<file path="flow/config.mk">
export PLATFORM = sky130hd
export DESIGN_NAME = fp2_sub_add_correction
export DESIGN_NICKNAME = fp2_sub_add_correction
export VERILOG_FILES = /design/flow/design.v
export SDC_FILE = /design/flow/constraint.sdc
export NUM_CORES = 4
export LEC_CHECK = 0
export ABC_AREA = 0
export CAP_MARGIN = 30
export CORE_MARGIN = 2
export CORE_UTILIZATION = 72
export CTS_CLUSTER_SIZE = 25
export GPL_ROUTABILITY_DRIVEN = 1
export HOLD_SLACK_MARGIN = 0.15
export PLACE_DENSITY = 0.72
export SETUP_SLACK_MARGIN = 0.71
export SLEW_MARGIN = 20
export TNS_END_PERCENT = 5
</file>
<file path="flow/constraint.sdc">
create_clock -name core_clock -period 2.69 [get_ports {clk}]
set_input_delay 0.5380 -clock core_clock [delete_from_list [all_inputs] [get_ports {clk}]]
set_output_delay 0.5380 -clock core_clock [all_outputs]
set_load 0.01 [all_outputs]
</file>
<file path="flow/design.v">
module single_port_mem
  #(
    parameter WIDTH = 8,
    parameter DEPTH = 64,
    parameter FILE = "",
    parameter INIT = 0
  )
  (
    input wire                     clock,
    input wire [WIDTH-1:0]         data,
    input wire [( 
  (DEPTH <= 2) ? 1 : 
  (DEPTH <= 4) ? 2 : 
  (DEPTH <= 8) ? 3 : 
  (DEPTH <= 16) ? 4 : 
  (DEPTH <= 32) ? 5 : 
  (DEPTH <= 64) ? 6 : 
  (DEPTH <= 128) ? 7 : 
  (DEPTH <= 256) ? 8 : 
  (DEPTH <= 512) ? 9 : 
  (DEPTH <= 1024) ? 10 : 
  (DEPTH <= 2048) ? 11 : 
  (DEPTH <= 4096) ? 12 : 
  (DEPTH <= 8192) ? 13 : 
  (DEPTH <= 16384) ? 14 : 
  (DEPTH <= 32768) ? 15 : 
  (DEPTH <= 65536) ? 16 : 
  (DEPTH <= 131072) ? 17 : 
  (DEPTH <= 262144) ? 18 : 
  (DEPTH <= 524288) ? 19 : 
  (DEPTH <= 1048576) ? 20 : 
  (DEPTH <= 2097152) ? 21 : 
  (DEPTH <= 4194304) ? 22 : 
  (DEPTH <= 8388608) ? 23 : 
  (DEPTH <= 16777216) ? 24 : 
  (DEPTH <= 33554432) ? 25 : 
  (DEPTH <= 67108864) ? 26 : 
  (DEPTH <= 134217728) ? 27 : 
  (DEPTH <= 268435456) ? 28 : 
  (DEPTH <= 536870912) ? 29 : 
  (DEPTH <= 1073741824) ? 30 : 
  -1)-1:0] address,
    input wire                     wr_en,
    output reg [WIDTH-1:0]         q
  );
  reg [WIDTH-1:0] mem [DEPTH-1:0] ;
  always @(posedge clock)
    begin
      if (wr_en)
        begin
          mem[address] <= data;
          q <= data;
        end
      q <= mem[address];
    end
endmodule
module delay
#(
  parameter WIDTH = 1,
  parameter DELAY = 1
)
(
  input  wire clk,
  input  wire rst,
  input  wire [WIDTH-1:0] din,
  output wire [WIDTH-1:0] dout
);
reg [WIDTH-1:0] level_buf [1:DELAY+1];
wire [WIDTH-1:0] level [0:DELAY];
assign level[0] = din;
genvar i;
generate
  for (i=0; i < DELAY; i=i+1)
    begin : gen_delay
      always @(posedge clk)
      begin
        if (rst) begin
          level_buf[i+1] <= {WIDTH{1'b0}};
        end
        else begin
          level_buf[i+1] <= level[i];
        end
      end
      assign level[i+1] = level_buf[i+1];
    end
endgenerate
assign dout = level[DELAY];
endmodule
module unit_adder 
#(
  parameter RADIX = 32
  )
(
  input wire carry_in,  
  input wire [RADIX-1:0] din_a,
  input wire [RADIX-1:0] din_b,
  output wire [RADIX-1:0] dout,
  output wire carry_out  
	);
wire [RADIX:0] dout_full;
assign dout_full = din_a + din_b + carry_in;
assign dout = dout_full[RADIX-1:0];
assign carry_out = dout_full[RADIX];
endmodule
module fp_adder 
  #(
  parameter RADIX = 32,
  parameter DIGITS = 14
  )
(
  input wire start,  
  input wire rst,
  input wire clk,
  input wire digit_in_valid,  
  input wire carry_in,
  input wire [RADIX-1:0] digit_a,
  input wire [RADIX-1:0] digit_b,
  output reg digit_out_valid,
  output reg [RADIX-1:0] digit_res,
  output reg done,   
  output reg carry_out
	);
reg running;
reg [( 
  (DIGITS <= 2) ? 1 : 
  (DIGITS <= 4) ? 2 : 
  (DIGITS <= 8) ? 3 : 
  (DIGITS <= 16) ? 4 : 
  (DIGITS <= 32) ? 5 : 
  (DIGITS <= 64) ? 6 : 
  (DIGITS <= 128) ? 7 : 
  (DIGITS <= 256) ? 8 : 
  (DIGITS <= 512) ? 9 : 
  (DIGITS <= 1024) ? 10 : 
  (DIGITS <= 2048) ? 11 : 
  (DIGITS <= 4096) ? 12 : 
  (DIGITS <= 8192) ? 13 : 
  (DIGITS <= 16384) ? 14 : 
  (DIGITS <= 32768) ? 15 : 
  (DIGITS <= 65536) ? 16 : 
  (DIGITS <= 131072) ? 17 : 
  (DIGITS <= 262144) ? 18 : 
  (DIGITS <= 524288) ? 19 : 
  (DIGITS <= 1048576) ? 20 : 
  (DIGITS <= 2097152) ? 21 : 
  (DIGITS <= 4194304) ? 22 : 
  (DIGITS <= 8388608) ? 23 : 
  (DIGITS <= 16777216) ? 24 : 
  (DIGITS <= 33554432) ? 25 : 
  (DIGITS <= 67108864) ? 26 : 
  (DIGITS <= 134217728) ? 27 : 
  (DIGITS <= 268435456) ? 28 : 
  (DIGITS <= 536870912) ? 29 : 
  (DIGITS <= 1073741824) ? 30 : 
  -1)-1:0] counter;
wire [RADIX-1:0] adder_din_a;
wire [RADIX-1:0] adder_din_b;
wire [RADIX-1:0] adder_dout;
reg adder_carry_in;
wire adder_carry_out;
assign adder_din_a = digit_in_valid ? digit_a : {RADIX{1'b0}};
assign adder_din_b = digit_in_valid ? digit_b : {RADIX{1'b0}}; 
always @(posedge clk) begin
  if (rst) begin
    running <= 1'b0;
    adder_carry_in <= 1'b0;
    counter <= {( 
  (DIGITS <= 2) ? 1 : 
  (DIGITS <= 4) ? 2 : 
  (DIGITS <= 8) ? 3 : 
  (DIGITS <= 16) ? 4 : 
  (DIGITS <= 32) ? 5 : 
  (DIGITS <= 64) ? 6 : 
  (DIGITS <= 128) ? 7 : 
  (DIGITS <= 256) ? 8 : 
  (DIGITS <= 512) ? 9 : 
  (DIGITS <= 1024) ? 10 : 
  (DIGITS <= 2048) ? 11 : 
  (DIGITS <= 4096) ? 12 : 
  (DIGITS <= 8192) ? 13 : 
  (DIGITS <= 16384) ? 14 : 
  (DIGITS <= 32768) ? 15 : 
  (DIGITS <= 65536) ? 16 : 
  (DIGITS <= 131072) ? 17 : 
  (DIGITS <= 262144) ? 18 : 
  (DIGITS <= 524288) ? 19 : 
  (DIGITS <= 1048576) ? 20 : 
  (DIGITS <= 2097152) ? 21 : 
  (DIGITS <= 4194304) ? 22 : 
  (DIGITS <= 8388608) ? 23 : 
  (DIGITS <= 16777216) ? 24 : 
  (DIGITS <= 33554432) ? 25 : 
  (DIGITS <= 67108864) ? 26 : 
  (DIGITS <= 134217728) ? 27 : 
  (DIGITS <= 268435456) ? 28 : 
  (DIGITS <= 536870912) ? 29 : 
  (DIGITS <= 1073741824) ? 30 : 
  -1){1'b0}};
    digit_out_valid <= 1'b0;
    done <= 1'b0;
    carry_out <= 1'b0;
    digit_res <= {DIGITS{1'b0}};
  end 
  else begin
    running <= done ? 1'b0 :
               start ? 1'b1 :
               running;
    adder_carry_in <= start ? carry_in :
                      digit_in_valid ?  adder_carry_out :
                      adder_carry_in;
    counter <= done ? {( 
  (DIGITS <= 2) ? 1 : 
  (DIGITS <= 4) ? 2 : 
  (DIGITS <= 8) ? 3 : 
  (DIGITS <= 16) ? 4 : 
  (DIGITS <= 32) ? 5 : 
  (DIGITS <= 64) ? 6 : 
  (DIGITS <= 128) ? 7 : 
  (DIGITS <= 256) ? 8 : 
  (DIGITS <= 512) ? 9 : 
  (DIGITS <= 1024) ? 10 : 
  (DIGITS <= 2048) ? 11 : 
  (DIGITS <= 4096) ? 12 : 
  (DIGITS <= 8192) ? 13 : 
  (DIGITS <= 16384) ? 14 : 
  (DIGITS <= 32768) ? 15 : 
  (DIGITS <= 65536) ? 16 : 
  (DIGITS <= 131072) ? 17 : 
  (DIGITS <= 262144) ? 18 : 
  (DIGITS <= 524288) ? 19 : 
  (DIGITS <= 1048576) ? 20 : 
  (DIGITS <= 2097152) ? 21 : 
  (DIGITS <= 4194304) ? 22 : 
  (DIGITS <= 8388608) ? 23 : 
  (DIGITS <= 16777216) ? 24 : 
  (DIGITS <= 33554432) ? 25 : 
  (DIGITS <= 67108864) ? 26 : 
  (DIGITS <= 134217728) ? 27 : 
  (DIGITS <= 268435456) ? 28 : 
  (DIGITS <= 536870912) ? 29 : 
  (DIGITS <= 1073741824) ? 30 : 
  -1){1'b0}} :
               running & digit_in_valid ? counter + 1 :
               counter;
    digit_out_valid <= digit_in_valid;
    digit_res <= digit_in_valid ? adder_dout : digit_res;
    done <= digit_in_valid & (counter == (DIGITS-1));
    carry_out <= digit_in_valid & (counter == (DIGITS-1)) ? adder_carry_out : carry_out;
  end
end
unit_adder #(.RADIX(RADIX)) unit_adder_inst (
  .din_a(adder_din_a),
  .din_b(adder_din_b),
  .carry_in(adder_carry_in),
  .carry_out(adder_carry_out),
  .dout(adder_dout)
  );
endmodule
module serial_comparator 
#(
  parameter RADIX = 32,
  parameter DIGITS = 14
  )
(
  input wire start,
  input wire rst,
  input wire clk,
  input wire digit_valid,
  input wire [RADIX-1:0] digit_a, 
  input wire [RADIX-1:0] digit_b, 
  output reg a_bigger_than_b,
  output reg done
);
reg comp_array [DIGITS-1:0];
reg [( 
  (DIGITS <= 2) ? 1 : 
  (DIGITS <= 4) ? 2 : 
  (DIGITS <= 8) ? 3 : 
  (DIGITS <= 16) ? 4 : 
  (DIGITS <= 32) ? 5 : 
  (DIGITS <= 64) ? 6 : 
  (DIGITS <= 128) ? 7 : 
  (DIGITS <= 256) ? 8 : 
  (DIGITS <= 512) ? 9 : 
  (DIGITS <= 1024) ? 10 : 
  (DIGITS <= 2048) ? 11 : 
  (DIGITS <= 4096) ? 12 : 
  (DIGITS <= 8192) ? 13 : 
  (DIGITS <= 16384) ? 14 : 
  (DIGITS <= 32768) ? 15 : 
  (DIGITS <= 65536) ? 16 : 
  (DIGITS <= 131072) ? 17 : 
  (DIGITS <= 262144) ? 18 : 
  (DIGITS <= 524288) ? 19 : 
  (DIGITS <= 1048576) ? 20 : 
  (DIGITS <= 2097152) ? 21 : 
  (DIGITS <= 4194304) ? 22 : 
  (DIGITS <= 8388608) ? 23 : 
  (DIGITS <= 16777216) ? 24 : 
  (DIGITS <= 33554432) ? 25 : 
  (DIGITS <= 67108864) ? 26 : 
  (DIGITS <= 134217728) ? 27 : 
  (DIGITS <= 268435456) ? 28 : 
  (DIGITS <= 536870912) ? 29 : 
  (DIGITS <= 1073741824) ? 30 : 
  -1)-1:0] counter;
reg running;
reg done_buf;
wire digit_a_bigger_than_b;
wire digit_a_equal_to_b;
assign digit_a_bigger_than_b = digit_valid & (digit_a > digit_b);
assign digit_a_equal_to_b = digit_valid & (digit_a == digit_b); 
always @(posedge clk) begin
  if (rst) begin
    comp_array[0] <= 1'b0;
    comp_array[1] <= 1'b0;
    comp_array[2] <= 1'b0;
    comp_array[3] <= 1'b0;
    comp_array[4] <= 1'b0;
    comp_array[5] <= 1'b0;
    comp_array[6] <= 1'b0;
    comp_array[7] <= 1'b0;
    comp_array[8] <= 1'b0;
    comp_array[9] <= 1'b0;
    comp_array[10] <= 1'b0;
    comp_array[11] <= 1'b0;
    comp_array[12] <= 1'b0;
    comp_array[13] <= 1'b0;
  end
  else begin
    comp_array[0] <= digit_valid & (counter == 0) ? digit_a_bigger_than_b :
                     digit_valid ? comp_array[0] & digit_a_equal_to_b :
                     comp_array[0];
    comp_array[1] <= digit_valid & (counter == 1) ? digit_a_bigger_than_b :
                     digit_valid ? comp_array[1] & digit_a_equal_to_b :
                     comp_array[1];
    comp_array[2] <= digit_valid & (counter == 2) ? digit_a_bigger_than_b :
                     digit_valid ? comp_array[2] & digit_a_equal_to_b :
                     comp_array[2];
    comp_array[3] <= digit_valid & (counter == 3) ? digit_a_bigger_than_b :
                     digit_valid ? comp_array[3] & digit_a_equal_to_b :
                     comp_array[3];
    comp_array[4] <= digit_valid & (counter == 4) ? digit_a_bigger_than_b :
                     digit_valid ? comp_array[4] & digit_a_equal_to_b :
                     comp_array[4];
    comp_array[5] <= digit_valid & (counter == 5) ? digit_a_bigger_than_b :
                     digit_valid ? comp_array[5] & digit_a_equal_to_b :
                     comp_array[5];
    comp_array[6] <= digit_valid & (counter == 6) ? digit_a_bigger_than_b :
                     digit_valid ? comp_array[6] & digit_a_equal_to_b :
                     comp_array[6];
    comp_array[7] <= digit_valid & (counter == 7) ? digit_a_bigger_than_b :
                     digit_valid ? comp_array[7] & digit_a_equal_to_b :
                     comp_array[7];
    comp_array[8] <= digit_valid & (counter == 8) ? digit_a_bigger_than_b :
                     digit_valid ? comp_array[8] & digit_a_equal_to_b :
                     comp_array[8];
    comp_array[9] <= digit_valid & (counter == 9) ? digit_a_bigger_than_b :
                     digit_valid ? comp_array[9] & digit_a_equal_to_b :
                     comp_array[9];
    comp_array[10] <= digit_valid & (counter == 10) ? digit_a_bigger_than_b :
                     digit_valid ? comp_array[10] & digit_a_equal_to_b :
                     comp_array[10];
    comp_array[11] <= digit_valid & (counter == 11) ? digit_a_bigger_than_b :
                     digit_valid ? comp_array[11] & digit_a_equal_to_b :
                     comp_array[11];
    comp_array[12] <= digit_valid & (counter == 12) ? digit_a_bigger_than_b :
                     digit_valid ? comp_array[12] & digit_a_equal_to_b :
                     comp_array[12];
    comp_array[13] <= digit_valid & (counter == 13) ? digit_a_bigger_than_b : comp_array[13];
  end
end
always @(posedge clk) begin
  if (rst) begin
    running <= 1'b0;
    done_buf <= 1'b0;
    done <= 1'b0;
    a_bigger_than_b <= 1'b0;
    counter <= {( 
  (DIGITS <= 2) ? 1 : 
  (DIGITS <= 4) ? 2 : 
  (DIGITS <= 8) ? 3 : 
  (DIGITS <= 16) ? 4 : 
  (DIGITS <= 32) ? 5 : 
  (DIGITS <= 64) ? 6 : 
  (DIGITS <= 128) ? 7 : 
  (DIGITS <= 256) ? 8 : 
  (DIGITS <= 512) ? 9 : 
  (DIGITS <= 1024) ? 10 : 
  (DIGITS <= 2048) ? 11 : 
  (DIGITS <= 4096) ? 12 : 
  (DIGITS <= 8192) ? 13 : 
  (DIGITS <= 16384) ? 14 : 
  (DIGITS <= 32768) ? 15 : 
  (DIGITS <= 65536) ? 16 : 
  (DIGITS <= 131072) ? 17 : 
  (DIGITS <= 262144) ? 18 : 
  (DIGITS <= 524288) ? 19 : 
  (DIGITS <= 1048576) ? 20 : 
  (DIGITS <= 2097152) ? 21 : 
  (DIGITS <= 4194304) ? 22 : 
  (DIGITS <= 8388608) ? 23 : 
  (DIGITS <= 16777216) ? 24 : 
  (DIGITS <= 33554432) ? 25 : 
  (DIGITS <= 67108864) ? 26 : 
  (DIGITS <= 134217728) ? 27 : 
  (DIGITS <= 268435456) ? 28 : 
  (DIGITS <= 536870912) ? 29 : 
  (DIGITS <= 1073741824) ? 30 : 
  -1){1'b0}};
  end 
  else begin
    running <= done ? 1'b0 :
               start ? 1'b1 :
               running;
    counter <= done ? {( 
  (DIGITS <= 2) ? 1 : 
  (DIGITS <= 4) ? 2 : 
  (DIGITS <= 8) ? 3 : 
  (DIGITS <= 16) ? 4 : 
  (DIGITS <= 32) ? 5 : 
  (DIGITS <= 64) ? 6 : 
  (DIGITS <= 128) ? 7 : 
  (DIGITS <= 256) ? 8 : 
  (DIGITS <= 512) ? 9 : 
  (DIGITS <= 1024) ? 10 : 
  (DIGITS <= 2048) ? 11 : 
  (DIGITS <= 4096) ? 12 : 
  (DIGITS <= 8192) ? 13 : 
  (DIGITS <= 16384) ? 14 : 
  (DIGITS <= 32768) ? 15 : 
  (DIGITS <= 65536) ? 16 : 
  (DIGITS <= 131072) ? 17 : 
  (DIGITS <= 262144) ? 18 : 
  (DIGITS <= 524288) ? 19 : 
  (DIGITS <= 1048576) ? 20 : 
  (DIGITS <= 2097152) ? 21 : 
  (DIGITS <= 4194304) ? 22 : 
  (DIGITS <= 8388608) ? 23 : 
  (DIGITS <= 16777216) ? 24 : 
  (DIGITS <= 33554432) ? 25 : 
  (DIGITS <= 67108864) ? 26 : 
  (DIGITS <= 134217728) ? 27 : 
  (DIGITS <= 268435456) ? 28 : 
  (DIGITS <= 536870912) ? 29 : 
  (DIGITS <= 1073741824) ? 30 : 
  -1){1'b0}} :
               (start | running) & digit_valid ? counter + 1 :
               counter;
    done_buf <= digit_valid & (counter == (DIGITS-1)) ? 1'b1 : 1'b0;
    done <= done_buf;
    a_bigger_than_b <= comp_array[0] | comp_array[1] | comp_array[2] | comp_array[3] | comp_array[4] | comp_array[5] | comp_array[6] | comp_array[7] | comp_array[8] | comp_array[9] | comp_array[10] | comp_array[11] | comp_array[12] | comp_array[13];
  end
end
wire comp_array_0;
wire comp_array_1;
wire comp_array_2;
wire comp_array_3;
wire comp_array_4;
wire comp_array_5;
wire comp_array_6;
wire comp_array_7;
wire comp_array_8;
wire comp_array_9;
wire comp_array_10;
wire comp_array_11;
wire comp_array_12;
wire comp_array_13;
assign comp_array_0 = comp_array[0];
assign comp_array_1 = comp_array[1];
assign comp_array_2 = comp_array[2];
assign comp_array_3 = comp_array[3];
assign comp_array_4 = comp_array[4];
assign comp_array_5 = comp_array[5];
assign comp_array_6 = comp_array[6];
assign comp_array_7 = comp_array[7];
assign comp_array_8 = comp_array[8];
assign comp_array_9 = comp_array[9];
assign comp_array_10 = comp_array[10];
assign comp_array_11 = comp_array[11];
assign comp_array_12 = comp_array[12];
assign comp_array_13 = comp_array[13];
endmodule
module fp2_sub_add_correction
#(
  parameter RADIX = 32,
  parameter DIGITS = 14,
  parameter DIGITS_LOG = ( 
  (DIGITS <= 2) ? 1 : 
  (DIGITS <= 4) ? 2 : 
  (DIGITS <= 8) ? 3 : 
  (DIGITS <= 16) ? 4 : 
  (DIGITS <= 32) ? 5 : 
  (DIGITS <= 64) ? 6 : 
  (DIGITS <= 128) ? 7 : 
  (DIGITS <= 256) ? 8 : 
  (DIGITS <= 512) ? 9 : 
  (DIGITS <= 1024) ? 10 : 
  (DIGITS <= 2048) ? 11 : 
  (DIGITS <= 4096) ? 12 : 
  (DIGITS <= 8192) ? 13 : 
  (DIGITS <= 16384) ? 14 : 
  (DIGITS <= 32768) ? 15 : 
  (DIGITS <= 65536) ? 16 : 
  (DIGITS <= 131072) ? 17 : 
  (DIGITS <= 262144) ? 18 : 
  (DIGITS <= 524288) ? 19 : 
  (DIGITS <= 1048576) ? 20 : 
  (DIGITS <= 2097152) ? 21 : 
  (DIGITS <= 4194304) ? 22 : 
  (DIGITS <= 8388608) ? 23 : 
  (DIGITS <= 16777216) ? 24 : 
  (DIGITS <= 33554432) ? 25 : 
  (DIGITS <= 67108864) ? 26 : 
  (DIGITS <= 134217728) ? 27 : 
  (DIGITS <= 268435456) ? 28 : 
  (DIGITS <= 536870912) ? 29 : 
  (DIGITS <= 1073741824) ? 30 : 
  -1), 
  parameter FILE_CONST_PX2 = "px2.mem",
  parameter FILE_CONST_PX4 = "px4.mem"
)
(
  input wire start,
  input wire rst,
  input wire clk,
  input wire [2:0] cmd,  
  input wire extension_field_op,  
  output wire mem_a_0_rd_en,
  output wire [DIGITS_LOG-1:0] mem_a_0_rd_addr,
  input  wire [RADIX-1:0] mem_a_0_dout,
  output wire mem_a_1_rd_en,
  output wire [DIGITS_LOG-1:0] mem_a_1_rd_addr,
  input  wire [RADIX-1:0] mem_a_1_dout,
  output wire mem_b_0_rd_en,
  output wire [DIGITS_LOG-1:0] mem_b_0_rd_addr,
  input  wire [RADIX-1:0] mem_b_0_dout,
  output wire mem_b_1_rd_en,
  output wire [DIGITS_LOG-1:0] mem_b_1_rd_addr,
  input  wire [RADIX-1:0] mem_b_1_dout,
  output wire px2_mem_rd_en,
  output wire [DIGITS_LOG-1:0] px2_mem_rd_addr,
  input  wire [RADIX-1:0] px2_mem_dout,
  output wire px4_mem_rd_en,
  output wire [DIGITS_LOG-1:0] px4_mem_rd_addr,
  input  wire [RADIX-1:0] px4_mem_dout,
  input wire mem_c_0_rd_en,
  input wire [DIGITS_LOG-1:0] mem_c_0_rd_addr,
  output  wire [RADIX-1:0] mem_c_0_dout,
  input wire mem_c_1_rd_en,
  input wire [DIGITS_LOG-1:0] mem_c_1_rd_addr,
  output  wire [RADIX-1:0] mem_c_1_dout,
  output reg busy,
  output reg done
);
wire left_adder_start;
wire left_adder_digit_in_valid;
wire left_adder_carry_in;
wire [RADIX-1:0] left_adder_digit_a;
wire [RADIX-1:0] left_adder_digit_b;
wire left_adder_digit_out_valid;
wire [RADIX-1:0] left_adder_digit_res;
wire left_adder_done;
wire left_adder_carry_out;
wire right_adder_start;
wire right_adder_digit_in_valid;
wire right_adder_carry_in;
wire [RADIX-1:0] right_adder_digit_a;
wire [RADIX-1:0] right_adder_digit_b;
wire right_adder_digit_out_valid;
wire [RADIX-1:0] right_adder_digit_res;
wire right_adder_done;
wire right_adder_carry_out;
reg left_comparator_start;
reg left_comparator_digit_valid;
wire [RADIX-1:0] left_comparator_digit_a;
wire [RADIX-1:0] left_comparator_digit_b;
wire left_comparator_a_bigger_than_b;
wire left_comparator_done;
wire right_comparator_start;
wire right_comparator_digit_valid;
wire [RADIX-1:0] right_comparator_digit_a;
wire [RADIX-1:0] right_comparator_digit_b;
wire right_comparator_a_bigger_than_b;
wire right_comparator_done;
wire mem_c_0_add_0_wr_en;
wire [DIGITS_LOG-1:0] mem_c_0_add_0_wr_addr;
wire [DIGITS_LOG-1:0] mem_c_0_wr_addr;
wire [RADIX-1:0] mem_c_0_add_0_din;
wire mem_c_0_add_0_rd_en;
wire [DIGITS_LOG-1:0] mem_c_0_add_0_rd_addr;
wire [RADIX-1:0] mem_c_0_add_0_dout;
wire mem_c_0_add_1_wr_en;
wire [DIGITS_LOG-1:0] mem_c_0_add_1_wr_addr;
wire [RADIX-1:0] mem_c_0_add_1_din; 
wire [RADIX-1:0] mem_c_0_add_1_dout; 
wire mem_c_1_add_0_wr_en;
wire [DIGITS_LOG-1:0] mem_c_1_add_0_wr_addr;
wire [RADIX-1:0] mem_c_1_add_0_din;
wire mem_c_1_add_0_rd_en;
wire [DIGITS_LOG-1:0] mem_c_1_add_0_rd_addr;
wire [RADIX-1:0] mem_c_1_add_0_dout;
wire mem_c_1_add_1_wr_en;
wire [DIGITS_LOG-1:0] mem_c_1_add_1_wr_addr;
wire [RADIX-1:0] mem_c_1_add_1_din; 
wire [RADIX-1:0] mem_c_1_add_1_dout; 
reg [DIGITS_LOG-1:0] rd_counter;
reg [DIGITS_LOG-1:0] rd_counter_buf;
reg add_0_running_pre;
reg add_0_running;
reg left_fpadd_correction_needed;
reg left_fpsub_correction_needed;
reg right_fpadd_correction_needed;
reg right_fpsub_correction_needed;
reg add_1_running_pre;
reg add_1_running;
reg add_counter;
wire comparator_enabled;
wire adder_1_start;
wire init_carry_in;
assign mem_c_0_dout = (cmd == 3'd3) ? mem_c_0_add_0_dout : mem_c_0_add_1_dout;
assign mem_c_1_dout = (cmd == 3'd3) ? mem_c_1_add_0_dout : mem_c_1_add_1_dout;
assign init_carry_in = (start & ((cmd == 3'd2) || (cmd == 3'd4) || (cmd == 3'd5)));
assign left_adder_start = start | adder_1_start;
assign left_adder_carry_in =  init_carry_in || (adder_1_start & left_fpadd_correction_needed);
assign left_adder_digit_in_valid = add_0_running | add_1_running;
assign left_adder_digit_a = add_0_running ? mem_a_0_dout :
                            add_1_running ? mem_c_0_add_0_dout :
                            {RADIX{1'b0}}; 
assign left_adder_digit_b = add_0_running & ((cmd == 3'd1) || (cmd == 3'd3)) ? mem_b_0_dout :
                            add_0_running ? ~(mem_b_0_dout) :
                            add_1_running & (cmd == 3'd1) & left_fpadd_correction_needed ? ~(px2_mem_dout) :
                            add_1_running & (((cmd == 3'd2) & left_fpsub_correction_needed) || (cmd == 3'd4)) ? px2_mem_dout :
                            add_1_running & (cmd == 3'd5)? px4_mem_dout :
                            {RADIX{1'b0}};
assign right_adder_start = left_adder_start & extension_field_op;
assign right_adder_carry_in = init_carry_in || ((cmd == 3'd1) & right_fpadd_correction_needed);
assign right_adder_digit_in_valid = left_adder_digit_in_valid & extension_field_op;
assign right_adder_digit_a = add_0_running & extension_field_op ? mem_a_1_dout :
                             add_1_running & extension_field_op ? mem_c_1_add_0_dout :
                            {RADIX{1'b0}}; 
assign right_adder_digit_b = add_0_running & extension_field_op & ((cmd == 3'd1) || (cmd == 3'd3)) ? mem_b_1_dout :
                             add_0_running & extension_field_op ? ~(mem_b_1_dout) :
                             add_1_running & extension_field_op & (cmd == 3'd1) & right_fpadd_correction_needed ? ~(px2_mem_dout) :
                             add_1_running & extension_field_op & (((cmd == 3'd2) & right_fpsub_correction_needed) || (cmd == 3'd4)) ? px2_mem_dout :
                             add_1_running & extension_field_op & (cmd == 3'd5)? px4_mem_dout :
                             {RADIX{1'b0}};
assign mem_a_0_rd_en = add_0_running_pre;
assign mem_a_0_rd_addr = mem_a_0_rd_en ? rd_counter : {DIGITS_LOG{1'b0}};
assign mem_b_0_rd_en = mem_a_0_rd_en;
assign mem_b_0_rd_addr = mem_a_0_rd_addr;
assign mem_c_0_add_0_wr_en = left_adder_digit_out_valid & (add_counter == 1'b0);
assign mem_c_0_add_0_wr_addr = (add_counter == 1'b0) ? mem_c_0_wr_addr : {DIGITS_LOG{1'b0}};
assign mem_c_0_add_0_din = (add_counter == 1'b0) ? left_adder_digit_res : {RADIX{1'b0}};
assign mem_c_0_add_0_rd_en = add_1_running_pre;
assign mem_c_0_add_0_rd_addr = (add_counter == 1'b1) ? rd_counter : {DIGITS_LOG{1'b0}};
assign mem_c_0_add_1_wr_en = left_adder_digit_out_valid & (add_counter == 1'b1);
assign mem_c_0_add_1_wr_addr = (add_counter == 1'b1) ? mem_c_0_wr_addr : {DIGITS_LOG{1'b0}};
assign mem_c_0_add_1_din = (add_counter == 1'b1) ? left_adder_digit_res : {RADIX{1'b0}};
assign mem_a_1_rd_addr = mem_a_0_rd_addr;
assign mem_a_1_rd_en = mem_a_0_rd_en;
assign mem_b_1_rd_addr = mem_b_0_rd_addr;
assign mem_b_1_rd_en = mem_b_0_rd_en;
assign mem_c_1_add_0_wr_en = extension_field_op & mem_c_0_add_0_wr_en;
assign mem_c_1_add_0_wr_addr = extension_field_op ? mem_c_0_add_0_wr_addr : {DIGITS_LOG{1'b0}};
assign mem_c_1_add_0_din = (add_counter == 1'b0) & extension_field_op ? right_adder_digit_res : {RADIX{1'b0}};
assign mem_c_1_add_0_rd_en = extension_field_op & add_1_running_pre;
assign mem_c_1_add_0_rd_addr = extension_field_op ? mem_c_0_add_0_rd_addr : {DIGITS_LOG{1'b0}};
assign mem_c_1_add_1_wr_en = extension_field_op & mem_c_0_add_1_wr_en;
assign mem_c_1_add_1_wr_addr = extension_field_op ? mem_c_0_add_1_wr_addr : {DIGITS_LOG{1'b0}};
assign mem_c_1_add_1_din = extension_field_op & (add_counter == 1'b1) ? right_adder_digit_res : {RADIX{1'b0}};
assign comparator_enabled = (add_counter == 1'b0) & (cmd == 3'd1);
assign left_comparator_digit_a = comparator_enabled ? left_adder_digit_res : {RADIX{1'b0}};
assign left_comparator_digit_b = comparator_enabled ? px2_mem_dout : {RADIX{1'b0}};
assign right_comparator_start = left_comparator_start & extension_field_op;
assign right_comparator_digit_valid = left_comparator_digit_valid & extension_field_op;
assign right_comparator_digit_a = comparator_enabled & extension_field_op ? right_adder_digit_res : {RADIX{1'b0}};
assign right_comparator_digit_b = extension_field_op ? left_comparator_digit_b : {RADIX{1'b0}};
assign px2_mem_rd_en = (cmd == 3'd1) || (((cmd == 3'd2) || (cmd == 3'd4)) & add_1_running_pre);
assign px2_mem_rd_addr = (add_1_running_pre & px2_mem_rd_en) ? rd_counter : 
                         px2_mem_rd_en ? rd_counter_buf :
                         {DIGITS_LOG{1'b0}};
assign px4_mem_rd_en = (cmd == 3'd5) & add_1_running_pre;
assign px4_mem_rd_addr = px4_mem_rd_en ? rd_counter : {DIGITS_LOG{1'b0}}; 
always @(posedge clk) begin
  if (rst) begin
    add_0_running_pre <= 1'b0;
    add_0_running <= 1'b0;
    add_1_running_pre <= 1'b0;
    add_1_running <= 1'b0;
    busy <= 1'b0;
    done <= 1'b0;
    add_counter <= 1'b0;  
    rd_counter <= {DIGITS_LOG{1'b0}};
    rd_counter_buf <= {DIGITS_LOG{1'b0}};
    left_comparator_start <= 1'b0;
    left_comparator_digit_valid <= 1'b0; 
    left_fpadd_correction_needed <= 1'b0;
    right_fpadd_correction_needed <= 1'b0;
    left_fpsub_correction_needed <= 1'b0; 
    right_fpsub_correction_needed <= 1'b0;  
  end 
  else begin
    add_0_running_pre <= start ? 1'b1 :
                         (rd_counter == (DIGITS-1)) ? 1'b0 :
                         add_0_running_pre;
    add_0_running <= add_0_running_pre;
    add_1_running_pre <= adder_1_start ? 1'b1 :  
                         (rd_counter == (DIGITS-1)) ? 1'b0 :
                         add_1_running_pre;
    add_1_running <= add_1_running_pre;
    add_counter <= start | done ? 1'b0 :
                   left_adder_done ? 1'b1 :
                   add_counter;
    busy <= start ? 1'b1 :
            done ? 1'b0 :
            busy;
    rd_counter <= start | adder_1_start ? {DIGITS_LOG{1'b0}} :  
                  busy & (rd_counter < (DIGITS-1)) ? rd_counter + 1 :
                  rd_counter;
    rd_counter_buf <= rd_counter;
    left_comparator_start <= left_adder_start & (add_counter == 1'b0) & (cmd == 3'd1);
    left_comparator_digit_valid <= (add_counter == 1'b0) & (cmd == 3'd1) ? left_adder_digit_in_valid : 1'b0; 
    left_fpadd_correction_needed <= start | done ? 1'b0 :
                                    (cmd == 3'd1) & left_comparator_a_bigger_than_b & left_comparator_done ? 1'b1 :
                                    left_fpadd_correction_needed;
    right_fpadd_correction_needed <= start | done ? 1'b0 :
                                    (cmd == 3'd1) & right_comparator_a_bigger_than_b & right_comparator_done ? 1'b1 :
                                    right_fpadd_correction_needed;
    left_fpsub_correction_needed <= start | done ? 1'b0 :
                                    (mem_c_0_add_0_wr_en & (mem_c_0_add_0_wr_addr == (DIGITS-1))) ? mem_c_0_add_0_din[RADIX-1] :
                                    left_fpsub_correction_needed;
    right_fpsub_correction_needed <= start | done ? 1'b0 :
                                    (mem_c_1_add_0_wr_en & (mem_c_1_add_0_wr_addr == (DIGITS-1))) ? mem_c_1_add_0_din[RADIX-1] :
                                    right_fpsub_correction_needed;
    done <= (cmd == 3'd3) ? mem_c_0_add_0_wr_en & (mem_c_0_wr_addr == (DIGITS-1)) :
            (add_counter == 1'b1) & mem_c_0_add_1_wr_en & (mem_c_0_wr_addr == (DIGITS-1));
  end
end
fp_adder #(.RADIX(RADIX), .DIGITS(DIGITS)) fp_left_adder_inst (
  .start(left_adder_start),
  .rst(rst),
  .clk(clk),
  .digit_in_valid(left_adder_digit_in_valid),
  .carry_in(left_adder_carry_in),
  .digit_a(left_adder_digit_a),
  .digit_b(left_adder_digit_b),
  .digit_out_valid(left_adder_digit_out_valid),
  .digit_res(left_adder_digit_res),
  .done(left_adder_done),
  .carry_out(left_adder_carry_out)
  );
fp_adder #(.RADIX(RADIX), .DIGITS(DIGITS)) fp_right_adder_inst (
  .start(right_adder_start),
  .rst(rst),
  .clk(clk),
  .digit_in_valid(right_adder_digit_in_valid),
  .carry_in(right_adder_carry_in),
  .digit_a(right_adder_digit_a),
  .digit_b(right_adder_digit_b),
  .digit_out_valid(right_adder_digit_out_valid),
  .digit_res(right_adder_digit_res),
  .done(right_adder_done),
  .carry_out(right_adder_carry_out)
  );
serial_comparator #(.RADIX(RADIX), .DIGITS(DIGITS)) left_serial_comparator_inst (
  .start(left_comparator_start),
  .rst(rst),
  .clk(clk),
  .digit_valid(left_comparator_digit_valid), 
  .digit_a(left_comparator_digit_a),
  .digit_b(left_comparator_digit_b), 
  .a_bigger_than_b(left_comparator_a_bigger_than_b),
  .done(left_comparator_done)
  );
serial_comparator #(.RADIX(RADIX), .DIGITS(DIGITS)) right_serial_comparator_inst (
  .start(right_comparator_start),
  .rst(rst),
  .clk(clk),
  .digit_valid(right_comparator_digit_valid), 
  .digit_a(right_comparator_digit_a),
  .digit_b(right_comparator_digit_b), 
  .a_bigger_than_b(right_comparator_a_bigger_than_b),
  .done(right_comparator_done)
  );
single_port_mem #(.WIDTH(RADIX), .DEPTH(DIGITS)) single_port_mem_inst_c_0_add_0 (  
  .clock(clk),
  .data(mem_c_0_add_0_din),
  .address(mem_c_0_add_0_wr_en ? mem_c_0_add_0_wr_addr : (mem_c_0_add_0_rd_en ? mem_c_0_add_0_rd_addr : mem_c_0_rd_addr)),
  .wr_en(mem_c_0_add_0_wr_en),
  .q(mem_c_0_add_0_dout)
  );
single_port_mem #(.WIDTH(RADIX), .DEPTH(DIGITS)) single_port_mem_inst_c_0_add_1 (  
  .clock(clk),
  .data(mem_c_0_add_1_din),
  .address(mem_c_0_add_1_wr_en ? mem_c_0_add_1_wr_addr : mem_c_0_rd_addr),
  .wr_en(mem_c_0_add_1_wr_en),
  .q(mem_c_0_add_1_dout)
  );
single_port_mem #(.WIDTH(RADIX), .DEPTH(DIGITS)) single_port_mem_inst_c_1_add_0 (  
  .clock(clk),
  .data(mem_c_1_add_0_din),
  .address(mem_c_1_add_0_wr_en ? mem_c_1_add_0_wr_addr : (mem_c_1_add_0_rd_en ? mem_c_1_add_0_rd_addr : mem_c_1_rd_addr)),
  .wr_en(mem_c_1_add_0_wr_en),
  .q(mem_c_1_add_0_dout)
  );
single_port_mem #(.WIDTH(RADIX), .DEPTH(DIGITS)) single_port_mem_inst_c_1_add_1 (  
  .clock(clk),
  .data(mem_c_1_add_1_din),
  .address(mem_c_1_add_1_wr_en ? mem_c_1_add_1_wr_addr : mem_c_1_rd_addr),
  .wr_en(mem_c_1_add_1_wr_en),
  .q(mem_c_1_add_1_dout)
  );
delay #(.WIDTH(1), .DELAY(3)) delay_inst_adder_1_start (
  .clk(clk),
  .rst(rst),
  .din(left_adder_done & (add_counter == 1'b0) & (cmd != 3'd3)),
  .dout(adder_1_start)
  );
delay #(.WIDTH(DIGITS_LOG), .DELAY(1)) delay_inst_mem_c_0_wr_addr (
  .clk(clk),
  .rst(rst),
  .din(rd_counter_buf),
  .dout(mem_c_0_wr_addr)
  );
endmodule
</file>
<file path="flow/run.sh">
#!/bin/bash
# the make line also repeats each setting of config.mk as NAME=value (left out here)
make -C /OpenROAD-flow-scripts/flow DESIGN_CONFIG=/design/flow/config.mk WORK_HOME=/design/flow/orfs CLKGATE_MAP_FILE= finish
</file>
==> deck_impl_summary.md, run 1 <==
Implementation Results

Outcome
  – Status: stopped before the end
  – Exit stage: global routing
  – First error: [ERROR GRT-0232] Routing congestion too high. Check the congestion heatmap in the GUI.

Synth
  – Top cell area share: 62.0%
  – Seq share, synth: 68.3%
  – Simple share: 7.19%
  – Synth warn: 9
  – EDFF count, synth: 1792
  – Asr flop ratio synth: 0%
  – Syn_nets: 5904
  – Mapped Area: 0.0868 sq mm
  – Cell total in the yosys stat output: 5552
  – Synth area leader: edfxtp_1
  – Yosys adder share: 2.09%
  – Mapped Cells: 5552
  – Synth top cells by count: edfxtp_1, nand2_1, mux4_2
  – Yosys xor share: 1.25%
  – Synth Register Bits: 2065
  – Mapped Avg Cell Area: 15.6 sq um
  – Main flop type after synthesis: edfxtp_1
  – Cell with the most instances after synthesis: edfxtp_1
  – MUX area fraction: 11.7%
  – YS chip area: 0.0868 sq mm
  – Main logic family after synthesis: multiplexers
  – Top cells by area: edfxtp_1, mux4_2, dfxtp_1
  – Cell Type Count: 79
  – Ao+oa area frac: 7.50%

Floorplan
  – Die area: 0.123 sq mm
  – Initial Utilization: 72.5%
  – Die height: 351 microns
  – Total core area: 0.120 sq mm
  – Row Count: 127
  – Die W: 351 microns
  – Top Ports: 305

Placement
  – IO Port Bufs: 302
  – Post-DP HPWL: 196000 microns
  – Dpl cells: 7961
  – RePlAce Congestion: 1.05

CTS
  – CTS HTree Levels: 4
  – Sink Count: 2065
  – Root Driver: clkbuf_16
  – Total CTS buffers: 190
  – Clk buf depth: 3

GRT
  – Gr usage total: 82.4%
  – Grt ovf: 171
per-stage QoR:
step,total power [W],hold slack [ns],instance area (sq um),TNS [ns],setup WS [ns]
2_1_floorplan,0.0374,0.414,87100,-820.27,-1.22
3_3_place_gp,0.0400,0.420,99800,-557.82,-2.04
3_5_place_dp,0.0402,0.432,99800,-683.62,-2.10
4_1_cts,0.0693,0.305,109000,-63.83,-1.06
metal layers:
| metal | track usage [%] | GRT overflow |
|---|---|---|
| met2 | 93.6 | 83 |
| met4 | 79.7 | 61 |
| met1 | 83.2 | 14 |
| met3 | 72.0 | 12 |
| met5 | 53.6 | 1 |
repair_timing:
action                                 4_1_cts
hold buffers                                 1
pin swaps                                  212
endpoints found under the hold margin        1
gates cloned                                16
gates resized                              734
setup buffers                               93
setup endpoints to repair                 3403
==> run 2, diff against run 1 <==
ABC_AREA = 1   (was 0)
CAP_MARGIN = 5   (was 30)
CORE_ASPECT_RATIO = 0.85   (was default)
CORE_UTILIZATION = 49   (was 72)
CTS_CLUSTER_SIZE = 55   (was 25)
GPL_TIMING_DRIVEN = 1   (was default)
HOLD_SLACK_MARGIN = default   (was 0.15)
PLACE_DENSITY = default   (was 0.72)
PLACE_DENSITY_LB_ADDON = 0.13   (was default)
SETUP_SLACK_MARGIN = default   (was 0.71)
SLEW_MARGIN = 0   (was 20)
TNS_END_PERCENT = 30   (was 5)
clock period = 5.71 ns   (was 2.69 ns; I/O delays follow)
==> deck_impl_summary.md, run 2 <==
Run Summary

Layout
  – Final instance area: 0.103 sq mm
  – Layout Nets: 9013
  – Multi-input gate area: 0.0258 sq mm
  – Sequential cell area: 0.0593 sq mm
  – Total of fill cells in the finished design: 15100
  – Non-Filler Instances: 11200
  – Area Overhead vs Synth: 15.8%
  – Core Util, Final: 57.2%

Critical path
  – CP Cell Sequence: clkdlybuf4s50_1 > inv_1 > nand2_1 > nor2_1 > buf_4 > inv_4 > buf_12 > o21ai_0 > clkdlybuf4s50_1
  – R2R Setup Slk: 1.46 ns
  – Buffer-and-inverter tally for the worst setup path: 6
  – Reg2Reg Depth: 12
  – Critical Path AT: 4.44 ns
  – Levels on crit path: 9
  – Crit. End Element: output pin
  – CP Launch Type: primary input
  – Reg2Reg Launch Point: add_counter
  – Worst EP required: 4.57 ns
  – Worst r2r dst: left_serial_comparator_inst.comp_array[9]
  – Worst path max stage delay: 1.06 ns
  – Crit-path leading delay family: buffers and inverters
  – Crit-path most repeated cell: clkdlybuf4s50_1
  – Critical Setup Path Class: in -> out
  – Crit. Startpoint: cmd[2]
  – Worst Setup EP: mem_c_0_dout[28]
  – Slowest cell on the critical path: o21ai_0
  – Critical Path Fanout Max: 127

Route
  – Routed WL per cell: 26.4 microns
  – Pre-antenna DRT Iters: 8
  – Drt drc: 0
  – Total number of vias: 65000
  – Vias/cell: 5.79
  – Drt total wl: 297000 microns
  – Post-DRT Antenna Nets: 0
  – DRT iter0 DRCs: 7948

STA
  – Final Cycle Share: 97.7%
  – Worst slew pin tran: 1.33 ns
  – Final setup viols: 0
  – RSZ-0062 raised after global routing: false
  – Final Critical Period: 5.58 ns
  – Final Hold Viols: 0
  – Clock Skew: 0.0537 ns
  – Final Max Tran Viols: 0
  – Slew headroom: 11.3%
  – Total negative setup slack: 0 ns
  – Achievable clock frequency: 0.179 GHz
  – Final WS setup: 0.132 ns

Synth
  – Yosys adder share: 2.05% (was 2.09%)
  – MUX area fraction: 0% (was 11.7%)
  – Seq share, synth: 66.9% (was 68.3%)
  – Cell Type Count: 48 (was 79)
  – Cell total in the yosys stat output: 8311 (was 5552)
  – Ao+oa area frac: 9.10% (was 7.50%)
  – Synth area leader: edfxtp_1 (unchanged)
  – Synth Register Bits: 2065 (unchanged)
  – Syn_nets: 8663 (was 5904)
  – Simple share: 17.2% (was 7.19%)
  – Top cells by area: edfxtp_1, nand2_1, dfxtp_1 (was edfxtp_1, mux4_2, dfxtp_1)
  – Asr flop ratio synth: 0% (unchanged)
  – Mapped Cells: 8311 (was 5552)
  – Synth warn: 9 (unchanged)
  – Mapped Area: 0.0887 sq mm (was 0.0868 sq mm)
  – Synth top cells by count: nand2_1, edfxtp_1, nor2_1 (was edfxtp_1, nand2_1, mux4_2)
  – Main logic family after synthesis: simple AND/OR/NAND/NOR gates (was multiplexers)
  – Yosys xor share: 0.168% (was 1.25%)
  – YS chip area: 0.0887 sq mm (was 0.0868 sq mm)
  – Mapped Avg Cell Area: 10.7 sq um (was 15.6 sq um)
  – Top cell area share: 60.7% (was 62.0%)
  – Main flop type after synthesis: edfxtp_1 (unchanged)
  – Cell with the most instances after synthesis: nand2_1 (was edfxtp_1)
  – EDFF count, synth: 1792 (unchanged)

CTS
  – Clk buf depth: 3 (unchanged)
  – Post-CTS setup buffers: 0 (was 93)
  – Sink Count: 2065 (unchanged)
  – Clk latency of the worst-skew pair: 0.85 ns
  – # resized after CTS: 0 (was 734)
  – Total CTS buffers: 203 (was 190)
  – Hold_buf cts: 0 (was 1)
  – Root Driver: clkbuf_16 (unchanged)
  – CTS tree: yes
  – CTS HTree Levels: 4 (unchanged)
  – Worst-path clk slew: 0.06 ns

Min path
  – Hold depth: 2
  – Hold_sp: right_serial_comparator_inst.done_buf
  – Hold WC Path Type: reg -> reg
  – Worst Hold Path EP: right_serial_comparator_inst.done

Power and ir drop
  – Power in the clock group: 0.0131 W
  – Cell Pwr Density: 313 mW/mm^2
  – Internal power: 0.0244 W
  – NetSw: 0.00771 W
  – Peak supply drop: 0.301 mV
  – Comb pwr: 0.00249 W
  – Clock power frac: 40.8%
  – Seq pwr share: 51.5%
  – Switch share: 24.0%
  – Comb pwr share: 7.7%
  – Top pwr grp: registers
  – Seq power: 0.0165 W
  – Leakage dissipation: 40.6 nW

Floorplan
  – Top Ports: 305 (unchanged)
  – Row Count: 143 (was 127)
  – Die height: 396 microns (was 351 microns)
  – Total core area: 0.179 sq mm (was 0.120 sq mm)
  – Die W: 465 microns (was 351 microns)
  – Die area: 0.184 sq mm (was 0.123 sq mm)
  – Initial Utilization: 49.5% (was 72.5%)

Run
  – Maxcap violations: 0
  – Tool warnings: 44

Outcome
  – Status: complete, no violations (was stopped before the end)

Placement
  – Dpl cells: 10800 (was 7961)
  – DP Worst Slack: 0.136 ns (was -2.10 ns)
  – Post-DP Area: 0.0960 sq mm (was 0.0998 sq mm)
  – IO Port Bufs: 302 (unchanged)
  – RePlAce Congestion: 1.02 (was 1.05)
  – Post-DP HPWL: 190000 microns (was 196000 microns)

GRT
  – Initial antenna violation count: 19
  – First-pass GRT wire length: 423000 microns
  – Largest net degree at the start of global routing: 145
  – Grt ovf: 0
  – Gr usage total: 31.6%
  – Number of global-route vias before repair: 60900
==> run 2: cell type report <==
class / instances / share of cell area [%]
Clock inverter: 106 / 0.975
Clock buffer: 274 / 5.42
Tap cell: 2392 / 2.92
Multi-Input combinational cell: 5224 / 25.2
Sequential cell: 2065 / 57.8
Timing Repair Buffer: 562 / 5.50
Antenna cell: 9 / 0.0219
Inverter: 605 / 2.22
==> run 2: routing by layer <==
layer / wire length [microns] / track usage, % / vias up
met5: 13 / 0 / -
li1: - / - / 29600
met4: 16300 / 15.9 / 2
met3: 27600 / 5.76 / 548
met2: 130000 / 46.7 / 3149
met1: 123000 / 45.0 / 31800
==> run 2: metrics by stage <==
stage / hold slack, ns / total power, W
after floorplan: 0.388 / 0.0180
after global placement: 0.390 / 0.0193
after detailed placement: 0.392 / 0.0193
after CTS: 0.400 / 0.0322
after global routing: 0.407 / 0.0330
final: 0.400 / 0.0321
==> run 3, diff against run 2 <==
CAP_MARGIN = 30   (was 5)
CELL_PAD_IN_SITES_DETAIL_PLACEMENT = 1   (was default)
CELL_PAD_IN_SITES_GLOBAL_PLACEMENT = 3   (was default)
CORE_ASPECT_RATIO = default   (was 0.85)
CORE_UTILIZATION = 41   (was 49)
CTS_CLUSTER_SIZE = 22   (was 55)
MAX_ROUTING_LAYER = met4   (was default)
MIN_ROUTING_LAYER = met1   (was default)
PLACE_DENSITY = 0.85   (was default)
PLACE_DENSITY_LB_ADDON = default   (was 0.13)
SLEW_MARGIN = 20   (was 0)
TNS_END_PERCENT = default   (was 30)
clock period = 3.11 ns   (was 5.71 ns; I/O delays follow)
==> deck_impl_summary.md, run 3 <==
Run Summary

Route
  – Routed WL per cell: 28.2 microns (was 26.4 microns)
  – Total number of vias: 68900 (was 65000)
  – DRT iter0 DRCs: 5236 (was 7948)
  – Drt total wl: 352000 microns (was 297000 microns)
  – Post-DRT Antenna Nets: 0 (unchanged)
  – Pre-antenna DRT Iters: 5 (was 8)
  – Drt drc: 0 (unchanged)
  – Vias/cell: 5.52 (was 5.79)

Synth
  – Syn_nets: 8663 (unchanged)
  – Cell Type Count: 48 (unchanged)
  – Synth area leader: edfxtp_1 (unchanged)
  – Simple share: 17.2% (unchanged)
  – Yosys xor share: 0.168% (unchanged)
  – Synth top cells by count: nand2_1, edfxtp_1, nor2_1 (unchanged)
  – Top cells by area: edfxtp_1, nand2_1, dfxtp_1 (unchanged)
  – MUX area fraction: 0% (unchanged)
  – Asr flop ratio synth: 0% (unchanged)
  – Synth warn: 9 (unchanged)
  – YS chip area: 0.0887 sq mm (unchanged)
  – Seq share, synth: 66.9% (unchanged)
  – Mapped Area: 0.0887 sq mm (unchanged)
  – Mapped Cells: 8311 (unchanged)
  – Yosys adder share: 2.05% (unchanged)
  – EDFF count, synth: 1792 (unchanged)
  – Mapped Avg Cell Area: 10.7 sq um (unchanged)
  – Main flop type after synthesis: edfxtp_1 (unchanged)
  – Main logic family after synthesis: simple AND/OR/NAND/NOR gates (unchanged)
  – Cell with the most instances after synthesis: nand2_1 (unchanged)
  – Ao+oa area frac: 9.10% (unchanged)
  – Top cell area share: 60.7% (unchanged)
  – Synth Register Bits: 2065 (unchanged)
  – Cell total in the yosys stat output: 8311 (unchanged)

Placement
  – Post-DP HPWL: 242000 microns (was 190000 microns)
  – RePlAce Congestion: 0.920 (was 1.02)
  – IO Port Bufs: 302 (unchanged)

Floorplan
  – Total core area: 0.215 sq mm (was 0.179 sq mm)
  – Die area: 0.220 sq mm (was 0.184 sq mm)
  – Top Ports: 305 (unchanged)
  – Initial Utilization: 41.3% (was 49.5%)
  – Die W: 469 microns (was 465 microns)
  – Die height: 469 microns (was 396 microns)
  – Row Count: 170 (was 143)

Power and ir drop
  – Seq pwr share: 48.6% (was 51.5%)
  – Top pwr grp: registers (unchanged)
  – Peak supply drop: 0.701 mV (was 0.301 mV)
  – Switch share: 24.5% (was 24.0%)
  – Clock power frac: 41.7% (was 40.8%)
  – Total power: 0.0623 W (was 0.0321 W)
  – Comb pwr: 0.00600 W (was 0.00249 W)
  – Comb pwr share: 9.6% (was 7.7%)
  – NetSw: 0.0153 W (was 0.00771 W)
  – Cell Pwr Density: 543 mW/mm^2 (was 313 mW/mm^2)
  – Seq power: 0.0303 W (was 0.0165 W)
  – Internal power: 0.0470 W (was 0.0244 W)
  – Leakage dissipation: 46.2 nW (was 40.6 nW)
  – Power in the clock group: 0.0260 W (was 0.0131 W)

Critical path
  – Crit-path leading delay family: buffers and inverters (unchanged)
  – Critical Path Fanout Max: 6 (was 127)
  – Worst EP required: 3.84 ns (was 4.57 ns)
  – Critical Path AT: 3.91 ns (was 4.44 ns)
  – Buffer-and-inverter tally for the worst setup path: 9 (was 6)
  – Crit. Startpoint: add_1_running (was cmd[2])
  – R2R Setup Slk: -0.06 ns (was 1.46 ns)
  – Crit-path most repeated cell: buf_6 (was clkdlybuf4s50_1)
  – Slowest cell on the critical path: fa_2 (was o21ai_0)
  – CP Launch Type: register (was primary input)
  – Critical Setup Path Class: reg -> reg (was in -> out)
  – Reg2Reg Depth: 25 (was 12)
  – Levels on crit path: 25 (was 9)
  – Worst Setup EP: fp_left_adder_inst.digit_res[28] (was mem_c_0_dout[28])
  – Worst path max stage delay: 0.36 ns (was 1.06 ns)
  – Crit. End Element: register (was output pin)
  – Worst r2r dst: fp_left_adder_inst.digit_res[28] (was left_serial_comparator_inst.comp_array[9])
  – Reg2Reg Launch Point: add_1_running (was add_counter)

CTS
  – Clk latency of the worst-skew pair: 0.90 ns (was 0.85 ns)
  – Worst-path clk slew: 0.06 ns (about the same)
  – Clk buf depth: 3 (unchanged)
  – CTS tree: yes (unchanged)
  – Root Driver: clkbuf_16 (unchanged)
  – Hold_buf cts: 0 (unchanged)
  – Total CTS buffers: 216 (was 203)
  – CTS HTree Levels: 4 (unchanged)
  – Sink Count: 2065 (unchanged)

STA
  – Final setup viols: 9 (was 0)
  – Final Critical Period: 3.17 ns
  – RSZ-0062 raised after global routing: true (was false)
  – Final WS setup: -0.0624 ns (was 0.132 ns)
  – Final Cycle Share: 102% (was 97.7%)
  – Slew headroom: 32.3% (was 11.3%)
  – Final Hold Viols: 0 (unchanged)
  – Final Max Tran Viols: 0 (unchanged)
  – Total negative setup slack: -0.260 ns (was 0 ns)
  – Achievable clock frequency: 0.315 GHz
  – Clock Skew: 0.0690 ns (was 0.0537 ns)
  – Worst slew pin tran: 1.01 ns (was 1.33 ns)

GRT
  – Gr usage total: 32.4% (was 31.6%)
  – Initial antenna violation count: 22 (was 19)
  – Grt ovf: 0 (unchanged)
  – Largest net degree at the start of global routing: 97 (was 145)
  – First-pass GRT wire length: 499000 microns (was 423000 microns)
  – Number of global-route vias before repair: 70900 (was 60900)

Run
  – Maxcap violations: 0 (unchanged)
  – Tool warnings: 41 (was 44)

Min path
  – Worst Hold Path EP: left_serial_comparator_inst.comp_array[0] (was right_serial_comparator_inst.done)
  – Hold_sp: rst (was right_serial_comparator_inst.done_buf)
  – Hold WC Path Type: in -> reg (was reg -> reg)
  – Hold depth: 4 (was 2)

Layout
  – Area Overhead vs Synth: 29.3% (was 15.8%)
  – Total of fill cells in the finished design: 22600 (was 15100)
  – Sequential cell area: 0.0593 sq mm (about the same)
  – Layout Nets: 9782 (was 9013)
  – Multi-input gate area: 0.0284 sq mm (was 0.0258 sq mm)

Outcome
  – Status: complete, but fails checks (was complete, no violations)
  – Layout Check Failures: setup timing
run 3: area by class of cell:
| cell class | count | area share, % |
|---|---|---|
| Timing Repair Buffer | 1316 | 12.2 |
| Clock inverter | 116 | 1.07 |
| Tap cell | 2838 | 3.10 |
| Sequential cell | 2065 | 51.7 |
| Inverter | 605 | 2.02 |
| Antenna cell | 13 | 0.0284 |
| Multi-Input combinational cell | 5226 | 24.7 |
| Clock buffer | 292 | 5.15 |
run 3: what timing repair did:
item                                    4_1_cts  5_1_grt
pin swaps                                    44       97
cloned                                       12        5
setup buffers                                24       32
gates resized                               385      463
endpoints found under the setup margin      266      322
run 3: per-stage QoR:
| step | std cells | utilization, % | hold WS (ns) | area (sq um) | worst slack [ns] |
|---|---|---|---|---|---|
| after floorplan | 8311 | - | 0.388 | 88900 | -0.680 |
| after global placement | 12000 | 48.4 | 0.393 | 104000 | -1.42 |
| after detailed placement | 12000 | 48.4 | 0.403 | 104000 | -1.42 |
| after CTS | 12400 | 52.4 | 0.0425 | 113000 | -0.0601 |
| after global routing | 12500 | 53.4 | 0.0941 | 115000 | -0.198 |
| final | 12500 | 53.4 | 0.105 | 115000 | -0.0624 |
run 3: routing by layer:
layer / share of wire (%) / vias up / track usage, %
li1: - / 31100 / -
met1: 40 / 35000 / 39.4
met2: 49 / 2086 / 52.6
met3: 5.0 / 642 / 3.79
met4: 6.6 / 0 / 18.5
met5: 0 / - / -
==> run 4, diff against run 3 <==
ABC_AREA = default   (was 1)
CAP_MARGIN = 0   (was 30)
CELL_PAD_IN_SITES_GLOBAL_PLACEMENT = default   (was 3)
CORE_ASPECT_RATIO = 1.15   (was default)
CORE_MARGIN = 10   (was 2)
CORE_UTILIZATION = 40   (was 41)
CTS_CLUSTER_SIZE = 99   (was 22)
GPL_ROUTABILITY_DRIVEN = default   (was 1)
GPL_TIMING_DRIVEN = default   (was 1)
HOLD_SLACK_MARGIN = 0.12   (was default)
MAX_ROUTING_LAYER = default   (was met4)
MIN_ROUTING_LAYER = default   (was met1)
PLACE_DENSITY = default   (was 0.85)
PLACE_DENSITY_LB_ADDON = 0.23   (was default)
SETUP_SLACK_MARGIN = 1.47   (was default)
SLEW_MARGIN = 40   (was 20)
clock period = 5.0 ns   (was 3.11 ns; I/O delays follow)
==> deck_impl_summary.md, run 4 <==
Run Summary

Synth
  – Main logic family after synthesis: multiplexers (was simple AND/OR/NAND/NOR gates)
  – Synth Register Bits: 2065 (unchanged)
  – Cell Type Count: 79 (was 48)
  – MUX area fraction: 11.7% (was 0%)
  – Mapped Cells: 5552 (was 8311)
  – YS chip area: 0.0868 sq mm (was 0.0887 sq mm)
  – Ao+oa area frac: 7.50% (was 9.10%)
  – Cell with the most instances after synthesis: edfxtp_1 (was nand2_1)
  – Yosys xor share: 1.25% (was 0.168%)
  – Synth warn: 9 (unchanged)
  – Synth top cells by count: edfxtp_1, nand2_1, mux4_2 (was nand2_1, edfxtp_1, nor2_1)
  – Top cell area share: 62.0% (was 60.7%)
  – Yosys adder share: 2.09% (was 2.05%)
  – Mapped Avg Cell Area: 15.6 sq um (was 10.7 sq um)
  – Top cells by area: edfxtp_1, mux4_2, dfxtp_1 (was edfxtp_1, nand2_1, dfxtp_1)
  – Synth area leader: edfxtp_1 (unchanged)
  – Syn_nets: 5904 (was 8663)
  – Cell total in the yosys stat output: 5552 (was 8311)
  – Mapped Area: 0.0868 sq mm (was 0.0887 sq mm)
  – Simple share: 7.19% (was 17.2%)
  – Seq share, synth: 68.3% (was 66.9%)
  – EDFF count, synth: 1792 (unchanged)
  – Asr flop ratio synth: 0% (unchanged)
  – Main flop type after synthesis: edfxtp_1 (unchanged)

Layout
  – Total of fill cells in the finished design: 20800 (was 22600)
  – Area Overhead vs Synth: 21.7% (was 29.3%)
  – Layout Nets: 6524 (was 9782)
  – Final instance area: 0.106 sq mm (was 0.115 sq mm)
  – Non-Filler Instances: 9256 (was 12500)

Route
  – Drt drc: 0 (unchanged)
  – Vias/cell: 5.89 (was 5.52)
  – DRT iter0 DRCs: 5295 (was 5236)
  – Pre-antenna DRT Iters: 5 (unchanged)
  – Total number of vias: 54500 (was 68900)
  – Routed WL per cell: 32.5 microns (was 28.2 microns)
  – Drt total wl: 301000 microns (was 352000 microns)
  – Post-DRT Antenna Nets: 0 (unchanged)

Critical path
  – Levels on crit path: 17 (was 25)
  – CP Cell Sequence: and4b_1 > and2_4 > a221oi_2 > nor2_1 > a21oi_2 > fa_2 > inv_2 > fa_2 > a211o_1 > a2111oi_4 > o211a_1 > o211ai_1 > nand2_1 > o21ai_2 > a221o_1 > nand2_1 > a2111oi_2
  – Buffer-and-inverter tally for the worst setup path: 1 (was 9)
  – Worst r2r dst: fp_right_adder_inst.adder_carry_in (was fp_left_adder_inst.digit_res[28])
  – Crit. End Element: register (unchanged)
  – Critical Setup Path Class: reg -> reg (unchanged)
  – Slowest cell on the critical path: a2111oi_4 (was fa_2)
  – Crit. Startpoint: add_1_running (unchanged)
  – Reg2Reg Launch Point: add_1_running (unchanged)
  – Reg2Reg Depth: 17 (was 25)
  – R2R Setup Slk: 1.06 ns (was -0.06 ns)
  – Critical Path Fanout Max: 4 (was 6)
  – Worst Setup EP: fp_right_adder_inst.adder_carry_in (was fp_left_adder_inst.digit_res[28])
  – Crit-path leading delay family: AND-OR/OR-AND gates (was buffers and inverters)
  – Worst path max stage delay: 0.36 ns (about the same)
  – CP Launch Type: register (unchanged)
  – Critical Path AT: 4.63 ns (was 3.91 ns)
  – Worst EP required: 5.69 ns (was 3.84 ns)

Power and ir drop
  – Comb pwr share: 6.2% (was 9.6%)
  – NetSw: 0.00845 W (was 0.0153 W)
  – Seq power: 0.0189 W (was 0.0303 W)
  – Peak supply drop: 0.274 mV (was 0.701 mV)
  – Internal power: 0.0289 W (was 0.0470 W)
  – Top pwr grp: registers (unchanged)
  – Comb pwr: 0.00233 W (was 0.00600 W)
  – Seq pwr share: 50.5% (was 48.6%)
  – Switch share: 22.6% (was 24.5%)
  – Power in the clock group: 0.0162 W (was 0.0260 W)
  – Leakage dissipation: 34.5 nW (was 46.2 nW)
  – Cell Pwr Density: 354 mW/mm^2 (was 543 mW/mm^2)
  – Clock power frac: 43.3% (was 41.7%)

Floorplan
  – Die area: 0.236 sq mm (was 0.220 sq mm)
  – Die W: 454 microns (was 469 microns)
  – Row Count: 183 (was 170)
  – Total core area: 0.216 sq mm (was 0.215 sq mm)
  – Top Ports: 305 (unchanged)
  – Initial Utilization: 40.2% (was 41.3%)
  – Die height: 520 microns (was 469 microns)

Placement
  – RePlAce Congestion: 0.924 (was 0.920)
  – Post-DP Area: 0.0961 sq mm (was 0.104 sq mm)
  – IO Port Bufs: 302 (unchanged)
  – Post-DP HPWL: 195000 microns (was 242000 microns)
  – DP Worst Slack: -0.418 ns (was -1.42 ns)
  – Dpl cells: 8708 (was 12000)

CTS
  – Clk latency of the worst-skew pair: 0.89 ns (was 0.90 ns)
  – Worst-path clk slew: 0.06 ns (about the same)
  – Hold_buf cts: 0 (unchanged)
  – Root Driver: clkbuf_16 (unchanged)
  – Clk buf depth: 3 (unchanged)
  – CTS tree: yes (unchanged)
  – Sink Count: 2065 (unchanged)
  – Total CTS buffers: 207 (was 216)
  – CTS HTree Levels: 4 (unchanged)

STA
  – RSZ-0062 raised after global routing: true (unchanged)
  – Final Cycle Share: 78.9% (was 102%)
  – Total negative setup slack: 0 ns (was -0.260 ns)
  – Slew headroom: 37.5% (was 32.3%)
  – Achievable clock frequency: 0.254 GHz (was 0.315 GHz)
  – Final Max Tran Viols: 0 (unchanged)
  – Worst slew pin tran: 0.935 ns (was 1.01 ns)
  – Final Hold Viols: 0 (unchanged)
  – Final setup viols: 0 (was 9)
  – Final Critical Period: 3.94 ns (was 3.17 ns)
  – Clock Skew: 0.0614 ns (was 0.0690 ns)
  – Final WS setup: 1.06 ns (was -0.0624 ns)

Min path
  – Hold_sp: delay_inst_adder_1_start.level_buf[1] (was rst)
  – Hold depth: 1 (was 4)
  – Hold WC Path Type: reg -> reg (was in -> reg)
  – Worst Hold Path EP: delay_inst_adder_1_start.level_buf[2] (was left_serial_comparator_inst.comp_array[0])

GRT
  – First-pass GRT wire length: 422000 microns (was 499000 microns)
  – Number of global-route vias before repair: 56800 (was 70900)
  – Grt ovf: 0 (unchanged)
  – Largest net degree at the start of global routing: 129 (was 97)
  – Gr usage total: 24.8% (was 32.4%)
  – Initial antenna violation count: 44 (was 22)

Run
  – Maxcap violations: 0 (unchanged)
  – Tool warnings: 45 (was 41)

Outcome
  – Status: complete, no violations (was complete, but fails checks)
==> run 4: final cells by class <==
| cell class | count | area (sq um) | share of cell area, % |
|---|---|---|---|
| timing repair buffer | 777 | 8070 | 7.63 |
| clock buffer | 299 | 5850 | 5.53 |
| multi-input combinational | 3092 | 27400 | 25.9 |
| antenna | 32 | 80.1 | 0.0758 |
| tap | 2867 | 3590 | 3.39 |
| sequential | 2065 | 59300 | 56.1 |
| clock inverter | 95 | 1310 | 1.23 |
| inverter | 29 | 109 | 0.103 |
==> run 4: per-layer routing <==
layer  share of wire, %  global-route usage (%)  vias up
met5              0.024                       0        -
met4                7.9                    16.8       12
met3                6.7                    4.21      650
met2                 48                    40.9     2211
met1                 37                    29.8    28600
li1                   -                       -    23000
==> run 4: per-stage QoR <==
stage / util (%) / total power (W) / hold slack (ns)
global route: 48.9 / 0.0384 / 0.461
finish: 48.9 / 0.0374 / 0.445
detailed placement: 44.5 / 0.0214 / 0.430
global placement: 44.4 / 0.0213 / 0.416
floorplan: - / 0.0202 / 0.414
CTS: 48.4 / 0.0375 / 0.448
==> run 4: timing repair <==
item,CTS,global route
resized,415,151
setup buffers,74,34
setup endpoints to repair,349,132
pin swaps,35,27
cloned,9,2
No activity file was given, so power comes from the tool's default toggle rates.
